Design sram_logger, start of the top module:
module sram_logger(
    input         CLK_48MHZ,
    input         RESET,           
    input         READ_CMD,
    input  [79:0] GEIG_DATA,
    input  [79:0] MAG_DATA,
    input  [31:0] SRAM_D_IN,
    output [17:0] SRAM_A,
    output [3:0]  SRAM_SRBS,
    output        SRAM_CE,
    output        SRAM_WE,
    output        SRAM_OE,
    output [15:0] SRAM_D_OUT,
    output        SRAM_D_OE,
    output [15:0] DATA_READ,
    output [17:0] W_ADDRESS,
    output        W_CHIP_SELECT,
    output [17:0] R_ADDRESS,
    output        R_CHIP_SELECT
);
export LEC_CHECK = 0
export ABC_AREA = 1
export CAP_MARGIN = 0
export CELL_PAD_IN_SITES_GLOBAL_PLACEMENT = 2
export CORE_MARGIN = 3
export CORE_UTILIZATION = 54
export CTS_CLUSTER_SIZE = 65
export GPL_TIMING_DRIVEN = 0
export HOLD_SLACK_MARGIN = 0.1
export MAX_ROUTING_LAYER = met4
export PLACE_DENSITY = 0.52
export SETUP_SLACK_MARGIN = 2.24
export SLEW_MARGIN = 5
export TNS_END_PERCENT = 55
create_clock -name core_clock -period 7.65 [get_ports {CLK_48MHZ}]
run.sh (not shown) runs the stock make flow with config.mk's settings and CLKGATE_MAP_FILE=.
The baseline never finished: it broke off in 3_1_place_gp_skip_io.
Rerun with:
Settings changed: ABC_AREA 1 to default, CAP_MARGIN 0 to 5, CELL_PAD_IN_SITES_GLOBAL_PLACEMENT 2 to default, CORE_MARGIN 3 to 2, CORE_UTILIZATION 54 to 40, CTS_CLUSTER_SIZE 65 to default, GPL_ROUTABILITY_DRIVEN from default to 0, HOLD_SLACK_MARGIN 0.1 to -0.02, MAX_ROUTING_LAYER met4 to default, PLACE_DENSITY 0.52 to default, SETUP_SLACK_MARGIN 2.24 to default, SLEW_MARGIN 5 to 20, TNS_END_PERCENT 55 to default.
Clock period 7.65 ns to 9.53 ns, I/O delays scaled along.
- Now the flow went through all stages and came out clean
- synthesized cell count is lower by 24%
- die area came out higher by 26%
- area after synthesis came out lower by 4.7%
Rerun with:
Settings changed: ABC_AREA from default to 1, GPL_TIMING_DRIVEN 0 to 1, SETUP_SLACK_MARGIN from default to 0.33.
The new run went through all stages and came out clean.
Setup slack gets better by 0.56 ns.
Sequential power went up by roughly a tenth.
Die size went up by a few percent.
Power went up by about a fifth.
Area after synthesis went up by a few percent.
Hold slack gets worse by 0.079 ns.
Non-clock buffer count went down by 163.
Routed wire length went down by a few percent.

== run 1 ==
sram_logger again, from the RTL that the note above started with.
clock: 11.5 ns
lec_check: 0
abc_area: 1
cap_margin: 35
cell_pad_in_sites_global_placement: 2
core_margin: 5
core_utilization: 72
cts_cluster_diameter: 168
cts_cluster_size: 31
gpl_routability_driven: 0
hold_slack_margin: -0.06
max_routing_layer: met4
min_routing_layer: met1
place_density_lb_addon: 0.04
slew_margin: 20
tns_end_percent: 25
Run 1 failed in global placement without I/O (3_1_place_gp_skip_io) with FLW-0024.
Edits applied to the flow inputs when going from run 1 to run 2:
Settings: changing CORE_MARGIN from 5 to 2; removing MIN_ROUTING_LAYER (formerly met1); removing ABC_AREA (formerly 1); removing TNS_END_PERCENT (formerly 25); changing CAP_MARGIN from 35 to 20; changing HOLD_SLACK_MARGIN from -0.06 to 0.3; removing CELL_PAD_IN_SITES_GLOBAL_PLACEMENT (formerly 2); removing PLACE_DENSITY_LB_ADDON (formerly 0.04); removing CTS_CLUSTER_DIAMETER (formerly 168); changing CORE_UTILIZATION from 72 to 65; removing CTS_CLUSTER_SIZE (formerly 31); removing MAX_ROUTING_LAYER (formerly met4); removing GPL_ROUTABILITY_DRIVEN (formerly 0); setting SETUP_SLACK_MARGIN to -0.52 for the first time; changing the clock period (ns, I/O delays scaled along) from 11.5 to 5.42.
==> results <==
The remaining runs in run 1 and run 2 completed every stage, whereas run 1 halted early. | run 2 | all stages done | FAIL | setup timing |. Compared with run 1, in run 2 yosys synthesis chip area fell by about 4.7%, core outline area rose by 5.6%, die size fell by 0.68%, effective utilization at floorplan fell by 7.1 points, total nets after synthesis fell by 782. | die boundary height | lower: run 2 |. NOTE gate count of the mapped netlist run 1->run 2 decreased by more than 10%.
Here is what was changed in the inputs of run 3 compared with run 2.
Settings: an added PLACE_DENSITY of 0.9; a change of SLEW_MARGIN from 20 to 35; an added TNS_END_PERCENT of 90; a deleted SETUP_SLACK_MARGIN that had been -0.52; a deleted HOLD_SLACK_MARGIN that had been 0.3; an added MAX_ROUTING_LAYER of met5; an added MIN_ROUTING_LAYER of met1; an added ABC_AREA of 0; a change of CORE_UTILIZATION from 65 to 57; a change of the clock period (ns, I/O delays scaled along) from 5.42 to 4.96.
## What came out
- Run 3 finished every stage; the final checks, however, were not passed, the failures being setup timing.
- [compare] base=run 2 new=run 3: routed wire length on met3 increased 39%, global-route usage decreased 4.5 points, detailed route wirelength on metal2 increased 4.3%, count of clock-buffer cells in the layout increased 9.
Input-level comparison between run 4 and run 3:
Settings: removing ABC_AREA (formerly 0); changing SLEW_MARGIN from 35 to 20; removing TNS_END_PERCENT (formerly 90); changing CORE_UTILIZATION from 57 to 40; removing MAX_ROUTING_LAYER (formerly met5); removing PLACE_DENSITY (formerly 0.9); removing MIN_ROUTING_LAYER (formerly met1); changing the clock period (ns, I/O delays scaled along) from 4.96 to 10.0.
## What came out
- Per the final summary, run 4 finished and its layout is clean on timing, DRC and antenna.
- Final area went down by a little under 10% going from run 3 to run 4.
- The higher post-layout worst setup margin of run 4 and run 3 is in run 4.
- The higher logic gate share of total power came out of run 3.
- Worst hold-check slack delta (run 4 − run 3): unfavourable
- Comparing run 3 with run 4, the I/O pin count came out essentially unchanged.

Starting RTL as in the previous note.
clock: 4.87 ns
lec_check: 0
abc_area: 0
cap_margin: 15
core_margin: 2
core_utilization: 66
cts_cluster_size: 83
gpl_timing_driven: 1
max_routing_layer: met4
place_density: 0.61
setup_slack_margin: 1.11
slew_margin: 20
tns_end_percent: 15
The starting point stopped in global routing (5_1_grt).
Rerun with:
- ABC_AREA: 0 -> not set
- CAP_MARGIN: 15 -> 20
- CORE_UTILIZATION: 66 -> 10
- CTS_CLUSTER_SIZE: 83 -> not set
- GPL_TIMING_DRIVEN: 1 -> not set
- MAX_ROUTING_LAYER: met4 -> not set
- PLACE_DENSITY: 0.61 -> not set
- SETUP_SLACK_MARGIN: 1.11 -> not set
- TNS_END_PERCENT: 15 -> not set
- clock period: 4.87 -> 12.5 ns (I/O delays scaled with it)
What happened:
- This time the run finished clean
- die size rises to 6.4 times its value
- area after synthesis does not change
- synthesized cell count stays the same
Rerun with:
- CORE_UTILIZATION: 10 -> 58
- SETUP_SLACK_MARGIN: not set -> 0.49
- clock period: 12.5 -> 5.68 ns (I/O delays scaled with it)
Result:
- die area shrinks by 82%
- final cell count shrinks by 41%
- setup slack loses 1.6 ns
- cell area shrinks by 1.9%
- hold slack hardly moves
- count of clock-buffer cells in the layout shrinks by 5
- sequential cell count is unchanged
- core utilization grows by 64 points
- via count grows by 5.8%
- power grows by 120%
- clock power grows by 110%
Rerun with:
- CORE_UTILIZATION: 58 -> 52
- SETUP_SLACK_MARGIN: 0.49 -> not set
- clock period: 5.68 -> 4.93 ns (I/O delays scaled with it)
Result: Hold slack is better by 0.018 ns. Setup slack is worse by 0.42 ns. Critical path depth is unchanged. Clock power is higher by 26%. First-iteration DRC count is lower by 3.0%.

== job 8472 ==
sram_logger again, from the RTL that the note above started with.
Settings: LEC_CHECK=0, CAP_MARGIN=40, CORE_MARGIN=2, CORE_UTILIZATION=70, CTS_CLUSTER_DIAMETER=246, CTS_CLUSTER_SIZE=17, HOLD_SLACK_MARGIN=-0.08, PLACE_DENSITY=0.69, SLEW_MARGIN=20; clock period 4.83 ns.
No final results exist for job 8472, since it was stopped by error GRT-0232 during global routing.
--- input diff job 8472..job 8702 ---
- CAP_MARGIN now 15, was 40
- SETUP_SLACK_MARGIN now 1.21, previously not set
- PLACE_DENSITY no longer set, was 0.69
- HOLD_SLACK_MARGIN no longer set, was -0.08
- CTS_CLUSTER_DIAMETER no longer set, was 246
- CORE_UTILIZATION now 66, was 70
- CTS_CLUSTER_SIZE no longer set, was 17
Findings:
Seen in the log of job 8702: DPL-0038 during global routing, after which the run never completed. The run showing the smaller height of the die is job 8472. When job 8702 is set beside job 8472, its post-CTS setup buffer count turns out to be about 80% larger. Number of H-tree branching levels: job 8702 vs job 8472 — no meaningful difference. Any difference in synthesized area per cell between job 8472 and job 8702 is small enough to ignore. Die area was higher in job 8702 than in job 8472. [job 8702] initial standard-cell utilization of the core fell 4.0 points relative to job 8472. Simple-gate portion of the synthesized area: job 8702 vs job 8472 identical. Compared job 8702 against job 8472; count of state elements after synthesis within noise. Compared with job 8472, job 8702 improves post-placement worst setup slack. Compared job 8702 against job 8472; synthesized cell count within noise.
The following lists how job 7465 was set up differently from job 8702:
- a deleted SETUP_SLACK_MARGIN that had been 1.21
- an added CTS_CLUSTER_SIZE of 36
- a change of CORE_UTILIZATION from 66 to 68
- a change of CAP_MARGIN from 15 to 0
[summary]
- Nothing crashed in job 7465 and all stages finished; the problem is that the final layout failed, the offending checks being setup timing.
- HPWL reported at the end of detailed placement in job 7465 is 2.3% higher than in job 8702
- X dimension of the die, job 7465 vs job 8702: down slightly
- Job 7465 against job 8702: post-cts sizing count moved down, gate count after technology mapping level, die outline height moved down.
- Floorplan core density was lower in job 8702 than in job 7465.
- Diff job 8702 -> job 7465: global placer's final weighted congestion shows a reduction of about 6%; site row count shows a reduction of about 1.4%; number of buffers inserted by post-CTS setup repair shows an increase of 2.

## cedar
sram_logger again, from the RTL that the note above started with.
Design sram_logger, start of the top module:
module sram_logger(
    input         CLK_48MHZ,
    input         RESET,           
    input         READ_CMD,
    input  [79:0] GEIG_DATA,
    input  [79:0] MAG_DATA,
    input  [31:0] SRAM_D_IN,
    output [17:0] SRAM_A,
    output [3:0]  SRAM_SRBS,
    output        SRAM_CE,
    output        SRAM_WE,
    output        SRAM_OE,
    output [15:0] SRAM_D_OUT,
    output        SRAM_D_OE,
    output [15:0] DATA_READ,
    output [17:0] W_ADDRESS,
    output        W_CHIP_SELECT,
    output [17:0] R_ADDRESS,
    output        R_CHIP_SELECT
);
clock: 4.87 ns
lec_check: 0
abc_area: 0
cap_margin: 15
core_margin: 2
core_utilization: 69
cts_cluster_size: 37
gpl_timing_driven: 1
max_routing_layer: met4
place_density: 0.61
slew_margin: 20
tns_end_percent: 15
cedar never completed; the flow aborted with a tool error in 5_1_grt.
Input changes introduced in raven (baseline for comparison: cedar):
--- a/flow/config.mk
+++ b/flow/config.mk
@@ -9 +9 @@
-export CAP_MARGIN = 15
+export CAP_MARGIN = 25
@@ -11,2 +11,2 @@
-export CORE_UTILIZATION = 69
-export CTS_CLUSTER_SIZE = 37
+export CORE_UTILIZATION = 66
+export CTS_CLUSTER_SIZE = 83
==> results <==
Complete run, failing final checks: raven, reason setup timing.
Worst setup timing slack at the placement stage: raven vs cedar up 45 ps
Summary — core utilization at floorplan, raven relative to cedar: lower, by 2.4 points.
From cedar to raven, async set or reset register ratio after synthesis did not move at all.
Die outline height, raven vs cedar: up by a few percent
Compare cedar and raven | placed cell count higher: raven
raven — chip area 1700 um^2 higher, cedar as reference
On cell area reported after detailed placement: between cedar and raven, it ends up lower for cedar.
Edits applied to the flow inputs when going from raven to harbor:
--- a/flow/config.mk
+++ b/flow/config.mk
@@ -12 +12,2 @@
-export CTS_CLUSTER_SIZE = 83
+export CTS_CLUSTER_DIAMETER = 256
+export CTS_CLUSTER_SIZE = 34
@@ -15 +16 @@
-export PLACE_DENSITY = 0.61
+export SETUP_SLACK_MARGIN = 1.14
@@ -17 +18 @@
-export TNS_END_PERCENT = 15
+export TNS_END_PERCENT = 45
==> flow/constraint.sdc <==
create_clock -name core_clock -period 4.83 [get_ports {CLK_48MHZ}]
set_input_delay 0.9660 -clock core_clock [delete_from_list [all_inputs] [get_ports {CLK_48MHZ}]]
set_output_delay 0.9660 -clock core_clock [all_outputs]
set_load 0.01 [all_outputs]
Notes after the runs:
Delta (harbor minus raven): die area shows no meaningful change; post-synthesis compound-gate area fraction held; number of core rows held steady; placed wire-length estimate shrank by 0.39%.
Chip area estimate from yosys synthesis came out exactly the same in harbor and raven.
As far as number of sinks handled by clock tree synthesis goes, harbor and raven are indistinguishable; the numbers are identical.
The flow completed for raven, but it is not clean: the layout still shows setup timing.
harbor is listed as incomplete: the tool reported an error in 5_1_grt and the run ended there.
In harbor, the count of cells resized by post-cts repair came out 504 above the value in raven.
Synthesized cell count: harbor vs raven identical
Input changes introduced in violet (baseline for comparison: harbor):
--- a/flow/config.mk
+++ b/flow/config.mk
@@ -11,3 +11,2 @@
-export CORE_UTILIZATION = 66
-export CTS_CLUSTER_DIAMETER = 256
-export CTS_CLUSTER_SIZE = 34
+export CORE_UTILIZATION = 69
+export CTS_CLUSTER_SIZE = 50
@@ -16 +15 @@
-export SETUP_SLACK_MARGIN = 1.14
+export PLACE_DENSITY = 0.61
@@ -18 +17 @@
-export TNS_END_PERCENT = 45
+export TNS_END_PERCENT = 75
==> flow/constraint.sdc <==
create_clock -name core_clock -period 4.87 [get_ports {CLK_48MHZ}]
set_input_delay 0.9740 -clock core_clock [delete_from_list [all_inputs] [get_ports {CLK_48MHZ}]]
set_output_delay 0.9740 -clock core_clock [all_outputs]
set_load 0.01 [all_outputs]
==> comparison <==
- harbor did not make it past 5_1_grt, where a tool error ended it.
- In the summary table, violet is marked failed, with error ODB-0269 raised in 5_1_grt.
- | number of distinct library cells after synthesis | violet vs harbor | ≈ equal |
- Diff harbor..violet | number of enable flip-flop cells | negligible
- Looking only at number of H-tree levels, and setting everything else aside, the lower value of violet and harbor goes to harbor.
No activity file was given, so power comes from the tool's default toggle rates.
